Setup of job 8127:
==> flow/design.v <==
module fixed_point_alu (
    input clk,
    input rst,
    input [1:0] op,           
    input signed [15:0] a,    
    input signed [15:0] b,    
    output reg signed [23:0] out,   
    output reg overflow       
);
    localparam Q8_MAX_POS = 16'sh7FFF;    
    localparam Q8_MAX_NEG = 16'sh8000;    
    localparam Q16_MAX_POS = 24'sh7FFFFF;  
    localparam Q16_MAX_NEG = 24'sh800000;  
    reg signed [31:0] mul_result;   
    reg signed [23:0] add_sub_result;
    always @(posedge clk or posedge rst) begin
        if (rst) begin
            out <= 0;
            overflow <= 0;
        end else begin
            case (op)
                2'b00: begin
                    add_sub_result = a + b;
                    if ((a > 0 && b > 0 && add_sub_result < 0) || 
                        (a < 0 && b < 0 && add_sub_result > 0)) begin
                        overflow <= 1;
                        out <= (a[15] == 1) ? Q16_MAX_NEG : Q16_MAX_POS;
                    end else begin
                        overflow <= 0;
                        out <= { {8{add_sub_result[15]}}, add_sub_result };  
                    end
                end
                2'b01: begin
                    add_sub_result = a - b;
                    if ((a > 0 && b < 0 && add_sub_result < 0) || 
                        (a < 0 && b > 0 && add_sub_result > 0)) begin
                        overflow <= 1;
                        out <= (a[15] == 1) ? Q16_MAX_NEG : Q16_MAX_POS;
                    end else begin
                        overflow <= 0;
                        out <= { {8{add_sub_result[15]}}, add_sub_result };  
                    end
                end
               2'b10: begin
    mul_result = a * b;   
    if ($signed(mul_result[31:8]) > $signed(Q16_MAX_POS)) begin
        overflow <= 1;
        out <= Q16_MAX_POS;
    end else if ($signed(mul_result[31:8]) < $signed(Q16_MAX_NEG)) begin
        overflow <= 1;
        out <= Q16_MAX_NEG;
    end else begin
        overflow <= 0;
        out <= mul_result[31:8];   
    end
end
                2'b11: begin
                    if (b == 0) begin   
                        overflow <= 1;
                        out <= (a[15] == 1) ? Q16_MAX_NEG : Q16_MAX_POS;
                    end else begin
                        out <= (a << 8) / b;
                        overflow <= 0;
                    end
                end
                default: begin
                    out <= 0;
                    overflow <= 0;
                end
            endcase
        end
    end
endmodule
==> flow/config.mk <==
export PLATFORM = sky130hd
export DESIGN_NAME = fixed_point_alu
export DESIGN_NICKNAME = fixed_point_alu
export VERILOG_FILES = /design/flow/design.v
export SDC_FILE = /design/flow/constraint.sdc
export NUM_CORES = 4
export LEC_CHECK = 0
export CAP_MARGIN = 20
export CORE_ASPECT_RATIO = 0.5
export CORE_MARGIN = 2
export CORE_UTILIZATION = 25
export CTS_CLUSTER_DIAMETER = 332
export CTS_CLUSTER_SIZE = 99
export SETUP_SLACK_MARGIN = -1.2
export SLEW_MARGIN = 20
export TNS_END_PERCENT = 5
==> flow/constraint.sdc <==
create_clock -name core_clock -period 60.0 [get_ports {clk}]
set_input_delay 12.0000 -clock core_clock [delete_from_list [all_inputs] [get_ports {clk}]]
set_output_delay 12.0000 -clock core_clock [all_outputs]
set_load 0.01 [all_outputs]
run.sh (not shown) runs the stock make flow with config.mk's settings and CLKGATE_MAP_FILE=.
Job 8127 | status: complete | timing, DRC, antenna: pass
What job 8582 does differently from job 8127 at the input level:
Settings: a change of CORE_UTILIZATION from 25 to 71; a deleted SETUP_SLACK_MARGIN that had been -1.2; a deleted TNS_END_PERCENT that had been 5; an added ABC_AREA of 1; a change of CTS_CLUSTER_SIZE from 99 to 96; a change of CORE_ASPECT_RATIO from 0.5 to 1.37; a change of the clock period (ns, I/O delays scaled along) from 60.0 to 34.2.
Results
As the logs show, job 8582 stopped at 4_1_cts after a tool error, so it never reached the end of the flow. Comparing placed cell count for job 8582 and job 8127, the smaller number came from job 8127. Taking job 8127 as the reference point, the area fraction in xor and xnor cells of job 8582 falls by 1.4 points. Die span in x went down by more than half going from job 8127 to job 8582. Area fraction in mux cells in job 8582 is 2.1 points below job 8127. The die of job 8582 is smaller than the one used in job 8127.
Inputs modified between job 8582 and job 7528:
Settings: CTS_CLUSTER_SIZE: 96 -> unset; CORE_ASPECT_RATIO: 1.37 -> unset; ABC_AREA: 1 -> unset; CTS_CLUSTER_DIAMETER: 332 -> unset; CORE_UTILIZATION: 71 -> 19; the clock period (ns, I/O delays scaled along): 34.2 -> 59.0.
Results
Job 7528 ran to completion and came out clean on the timing, DRC and antenna checks. Diff job 8582 -> job 7528 | synthesized area | increase of 800 um2. Comparing area of the core for job 7528 and job 8582, the smaller number came from job 8582. Die width: job 7528 higher than job 8582. Max pre-CTS worst setup slack across job 7528 and job 8582: job 7528.
Input changes introduced in job 5167 (baseline for comparison: job 7528):
Settings: CTS_CLUSTER_DIAMETER newly set to 332; CTS_CLUSTER_SIZE newly set to 96; TNS_END_PERCENT newly set to 5; CORE_UTILIZATION changed from 19 to 69; ABC_AREA newly set to 1; the clock period (ns, I/O delays scaled along) changed from 59.0 to 34.2.
--- outcome ---
- Of job 7528 and job 5167, just one finished clean: job 7528.
- FAIL job 5167 @ 4_1_cts: tool exited with error
- The placeable core region of job 5167 is lower than that of job 7528.
- Taking job 7528 as the reference point, the proportion of synthesized area in mux cells of job 5167 falls by 2.1 points.
- Compare job 5167 and job 7528 | compound-gate portion of the synthesized area lower: job 5167
- Diff job 5167 and job 7528: synthesized cell area higher in job 7528
- Looking at total cell area at the placement stage, job 5167 sits about 9% higher than job 7528 does.
- Between job 5167 and job 7528, it is job 5167 whose share of synthesized cell area in and, or, nand and nor gates is higher, by 7.3 points.
- [compare] base=job 7528 new=job 5167: share of synthesized area occupied by flip-flops and latches did not really move, horizontal die dimension shrank by 190 um, total die area went down.
Edits applied to the flow inputs when going from job 5167 to job 8581:
Settings: TNS_END_PERCENT no longer set, was 5; CTS_CLUSTER_SIZE no longer set, was 96; CORE_UTILIZATION now 40, was 69; CTS_CLUSTER_DIAMETER no longer set, was 332; ABC_AREA no longer set, was 1; the clock period (ns, I/O delays scaled along) now 59.0, was 34.2.
[summary]
Job 8581 finished all stages; the layout is clean. Summary of job 8581 over job 5167: yosys-reported design area after synthesis now sits higher, count of unique library cells instantiated by Yosys up about 27%. Compared with job 5167, horizontal extent of the die in job 8581 increased by more than a quarter.
